==> v16: inputs <==
==> flow/design.v <==
`timescale 1ns / 1ps
module apb_master #(parameter DATA_WIDTH = 32, parameter ADDR_WIDTH = 32) (
		output 					PSEL,
		output 					PENABLE,
		output  [ADDR_WIDTH-1:0] PADDR,
		output  [DATA_WIDTH-1:0]	PWRDATA,
		output  					PWRITE,
		output  [DATA_WIDTH-1:0]	PRDATA_o,
		input  [DATA_WIDTH-1:0]	PRDATA,
		input  [DATA_WIDTH-1:0] data_i,
		input  [ADDR_WIDTH-1:0]	addr_i,
		input 					PCLK,
		input 					PRESETn,
		input 					PREADY,
		input 					evnt_trig_i,
		input 					pwrite_i
);
parameter IDLE = 2'd0;
parameter SETUP = 2'd1;
parameter ACCESS = 2'd2;
reg [1:0]	state, next_state;
always@(posedge PCLK) begin
	if(!PRESETn)
		state <= IDLE ;
	else
		state <= next_state ;
end
always@(*) begin
	case(state)
		IDLE : begin
			if (evnt_trig_i)
				next_state <= SETUP ;
			else 
				next_state <= IDLE;
		end
		SETUP : next_state <= ACCESS;
		ACCESS : begin
			if(PREADY)
				next_state <= IDLE ;
			else 
				next_state <= ACCESS ;
		end
		default : next_state <= IDLE ;
	endcase
end
assign PSEL = PRESETn ? (state != IDLE) : 1'b0;
assign PENABLE = (state == ACCESS) ;
assign PWRITE = pwrite_i;
assign PWRDATA = data_i;
assign PADDR = addr_i;
assign PRDATA_o = PRDATA;
endmodule
`timescale 1ns / 1ps
module APB_slave #( parameter DATA_WIDTH = 32, parameter ADDR_WIDTH = 32)(
    output  reg [DATA_WIDTH-1:0] PRDATA,
    output                       PREADY_o,
    input                    PREADY,
    input   [DATA_WIDTH-1:0] PWRDATA, 
    input   [ADDR_WIDTH-1:0] PADDR,
    input                    PCLK,
    input                    PRESETn,
    input                    PWRITE,
    input                    PENABLE,
    input                    PSEL
    );
    parameter  IDLE   = 2'd0, SETUP = 2'd1, ACCESS =2'd2;
    reg [DATA_WIDTH-1:0]    APB_MEM [ADDR_WIDTH-1:0];
    reg [1:0] prsnt_state , next_state ;
    always@(posedge PCLK , negedge PRESETn) begin   
        if(!PRESETn)
            prsnt_state <= IDLE ;
        else 
            prsnt_state <= next_state ;
    end
   always@(* ) begin
        next_state <= prsnt_state;
        case (prsnt_state)
            IDLE : begin
                if(PSEL )
                    next_state <= SETUP;        
                else 
                    next_state <= IDLE;
            end
            SETUP : begin
                if(PENABLE)
                    next_state <= ACCESS;
                else 
                    next_state <= IDLE;
            end
            ACCESS : begin
                if(PREADY) begin
                    if(!PSEL) 
                        next_state <= IDLE ;
                    else
                        next_state <= SETUP ;
                end
                else 
                    next_state <= ACCESS;
            end
            default : next_state <= IDLE;
        endcase
   end
   always@(*) begin
         if(!PRESETn)
            PRDATA = 32'd0;
         else begin
            if((next_state == ACCESS) && !PWRITE && (PADDR < ADDR_WIDTH))
                PRDATA = APB_MEM[PADDR];
            else 
                PRDATA = 32'd0;    
         end
   end
   always@(posedge PCLK) begin
         if((next_state == ACCESS) && PWRITE && (PADDR < ADDR_WIDTH))
            APB_MEM[PADDR] <= PWRDATA ;
   end
   assign PREADY_o = PREADY ;
endmodule
`timescale 1ns / 1ps
module apb_top #(parameter DATA_WIDTH = 32 , parameter ADDR_WIDTH = 32) (
		output [DATA_WIDTH-1:0]	PRDATA_o,
		input 					PCLK_i,
		input 					PRESETn_i,
		input [DATA_WIDTH-1:0]	PWRDATA_i,
		input [ADDR_WIDTH-1:0]	PADDR_i,
		input 					PWRITE_i,
		input 					PREADY_i,
		input 					EVENT_i
);
	wire [DATA_WIDTH-1:0]	p_rd_intr, pwrdata_intr, paddr_intr;
	wire 					p_ready_intr, psel_intr, pena_intr, pwrite_intr;				
	apb_master  #(.DATA_WIDTH(DATA_WIDTH), .ADDR_WIDTH(ADDR_WIDTH))  master_inst(
		.PCLK(PCLK_i),
		.PRESETn(PRESETn_i),
		.evnt_trig_i(EVENT_i),
		.data_i(PWRDATA_i),
		.addr_i(PADDR_i),
		.pwrite_i(PWRITE_i),
		.PRDATA(p_rd_intr),
		.PREADY(p_ready_intr),
		.PSEL(psel_intr),
		.PENABLE(pena_intr),
		.PADDR(paddr_intr),
		.PWRDATA(pwrdata_intr),
		.PWRITE(pwrite_intr),
		.PRDATA_o(PRDATA_o)
	);
	APB_slave #(.DATA_WIDTH(DATA_WIDTH), .ADDR_WIDTH(ADDR_WIDTH)) slave_inst(
		.PREADY(PREADY_i),
		.PWRDATA(pwrdata_intr), 
		.PADDR(paddr_intr),
		.PCLK(PCLK_i),
		.PRESETn(PRESETn_i),
		.PWRITE(pwrite_intr),
		.PENABLE(pena_intr),
		.PSEL(psel_intr),
		.PRDATA(p_rd_intr),
		.PREADY_o(p_ready_intr)
	);
endmodule
==> flow/run.sh <==
#!/bin/bash
# the make line also repeats each setting of config.mk as NAME=value (left out here)
make -C /OpenROAD-flow-scripts/flow DESIGN_CONFIG=/design/flow/config.mk WORK_HOME=/design/flow/orfs CLKGATE_MAP_FILE= finish
==> flow/config.mk <==
export PLATFORM = sky130hd
export DESIGN_NAME = apb_top
export DESIGN_NICKNAME = apb_top
export VERILOG_FILES = /design/flow/design.v
export SDC_FILE = /design/flow/constraint.sdc
export NUM_CORES = 4
export LEC_CHECK = 0
export CAP_MARGIN = 5
export CORE_ASPECT_RATIO = 0.6
export CORE_MARGIN = 2
export CORE_UTILIZATION = 34
export CTS_CLUSTER_DIAMETER = 70
export GPL_TIMING_DRIVEN = 0
export MIN_ROUTING_LAYER = met1
export PLACE_DENSITY = 0.77
export SLEW_MARGIN = 10
==> flow/constraint.sdc <==
create_clock -name core_clock -period 7.46 [get_ports {PCLK_i}]
set_input_delay 1.4920 -clock core_clock [delete_from_list [all_inputs] [get_ports {PCLK_i}]]
set_output_delay 1.4920 -clock core_clock [all_outputs]
set_load 0.01 [all_outputs]
==> inputs of v27, as changes to v16 <==
==> flow/config.mk (replaced) <==
export PLATFORM = sky130hd
export DESIGN_NAME = apb_top
export DESIGN_NICKNAME = apb_top
export VERILOG_FILES = /design/flow/design.v
export SDC_FILE = /design/flow/constraint.sdc
export NUM_CORES = 4
export LEC_CHECK = 0
export ABC_AREA = 1
export CAP_MARGIN = 20
export CELL_PAD_IN_SITES_DETAIL_PLACEMENT = 2
export CORE_MARGIN = 2
export CORE_UTILIZATION = 29
export CTS_CLUSTER_SIZE = 42
export MAX_ROUTING_LAYER = met4
export MIN_ROUTING_LAYER = met2
export PLACE_DENSITY_LB_ADDON = 0.22
export SETUP_SLACK_MARGIN = 0.38
export SLEW_MARGIN = 40
==> flow/constraint.sdc (replaced) <==
create_clock -name core_clock -period 5.12 [get_ports {PCLK_i}]
set_input_delay 1.0240 -clock core_clock [delete_from_list [all_inputs] [get_ports {PCLK_i}]]
set_output_delay 1.0240 -clock core_clock [all_outputs]
set_load 0.01 [all_outputs]
==> inputs of v29, as changes to v16 <==
==> flow/config.mk (replaced) <==
export PLATFORM = sky130hd
export DESIGN_NAME = apb_top
export DESIGN_NICKNAME = apb_top
export VERILOG_FILES = /design/flow/design.v
export SDC_FILE = /design/flow/constraint.sdc
export NUM_CORES = 4
export LEC_CHECK = 0
export CAP_MARGIN = 20
export CORE_MARGIN = 2
export CORE_UTILIZATION = 72
export PLACE_DENSITY = 0.65
export SETUP_SLACK_MARGIN = 0.73
export SLEW_MARGIN = 20
==> flow/constraint.sdc (replaced) <==
create_clock -name core_clock -period 3.11 [get_ports {PCLK_i}]
set_input_delay 0.6220 -clock core_clock [delete_from_list [all_inputs] [get_ports {PCLK_i}]]
set_output_delay 0.6220 -clock core_clock [all_outputs]
set_load 0.01 [all_outputs]
==> inputs of v10, as changes to v16 <==
==> flow/config.mk (replaced) <==
export PLATFORM = sky130hd
export DESIGN_NAME = apb_top
export DESIGN_NICKNAME = apb_top
export VERILOG_FILES = /design/flow/design.v
export SDC_FILE = /design/flow/constraint.sdc
export NUM_CORES = 4
export LEC_CHECK = 0
export ABC_AREA = 1
export CAP_MARGIN = 20
export CORE_ASPECT_RATIO = 0.95
export CORE_MARGIN = 2
export CORE_UTILIZATION = 72
export CTS_CLUSTER_DIAMETER = 237
export MIN_ROUTING_LAYER = met1
export PLACE_DENSITY_LB_ADDON = 0.08
export SLEW_MARGIN = 30
==> flow/constraint.sdc (replaced) <==
create_clock -name core_clock -period 3.13 [get_ports {PCLK_i}]
set_input_delay 0.6260 -clock core_clock [delete_from_list [all_inputs] [get_ports {PCLK_i}]]
set_output_delay 0.6260 -clock core_clock [all_outputs]
set_load 0.01 [all_outputs]
==> run notes <==
The following summarizes the physical implementation.

Run status
The violated checks flagged are negative setup slack. The flow ran to the end, but the layout failed its checks.

Final layout
The area of all placed cells without fillers is around 53000 µm².

STA
The worst setup slack after layout is -19.1 ps. The final tally of setup violations is 1.

Routing
The highest layer touched by signal routing is met5. The final antenna diode tally reported by the flow is 1.

Synth
After synthesis, the most frequently instantiated cells are sky130_fd_sc_hd__nand2_1, sky130_fd_sc_hd__edfxtp_1, sky130_fd_sc_hd__nor2_1.

Global routing
The number of global-route vias before repair is about 33k. The largest net degree at the start of global routing is around 42.
[end of results for v10]
==> run notes <==
The following summarizes the physical implementation.

Global routing
Entering global routing, the biggest net connects 33 pins.

Floorplanning
The share of the core filled by cells before placement is between 30% and 40%.

STA
Setup violations remaining at the end of the flow were counted as 0. Once routing completed, OpenROAD measured the worst setup slack at 373 ps. Dividing the final minimum period by the clock period gives 95.0%.

Routing
The detailed router used layers up to and including met5. The count of inserted antenna diode cells is 0.

Run status
The run finished with no timing, DRC or antenna violations.

Final layout
Once layout is done, the placed cells without fillers occupy 47400 µm².

Synth
The simple-gate share of the synthesized area is 3.30%. After synthesis, the most frequently instantiated cells are sky130_fd_sc_hd__edfxtp_1, sky130_fd_sc_hd__mux2i_1, sky130_fd_sc_hd__a22oi_1.
[end of results for v16]
==> run notes <==
The following summarizes the physical implementation.

Routing
The count of inserted antenna diode cells is 19. The top layer reached by signal wires is met4.

Synth
The most instantiated library cell after synthesis is sky130_fd_sc_hd__nand2_1. Ranked by instance count, the synthesized netlist is headed by sky130_fd_sc_hd__nand2_1, sky130_fd_sc_hd__edfxtp_1, sky130_fd_sc_hd__nor2_1. The most used flip-flop cell is sky130_fd_sc_hd__edfxtp_1.

STA
For this run, the final setup violation count is recorded as 0. The worst setup slack after layout is between 300 and 400 ps.

Power and ir drop
Per the OpenROAD power report, leakage power amounts to approximately 22 nW.

Run status
The run finished with no timing, DRC or antenna violations.

Final layout
The area of all placed cells without fillers is around 53000 µm².

Global routing
For this run, the total global-route usage over all layers was measured as between 30% and 40%.
[end of results for v27]
==> run notes <==
The following summarizes the physical implementation.

Run status
The layout checks failed on negative setup slack. The flow ran to the end, but the layout failed its checks.

Final layout
For the completed layout, the total cell area is recorded as 49800 µm².

Routing
The top layer reached by signal wires is met5.

Synth
The commonest cells after synthesis are sky130_fd_sc_hd__edfxtp_1, sky130_fd_sc_hd__mux2i_1, sky130_fd_sc_hd__a22oi_1.

STA
The last timing report of the flow puts the setup violation total at 32. The worst setup slack after layout is -554 ps.
[end of results for v29]
No activity file was given, so power comes from the tool's default toggle rates.
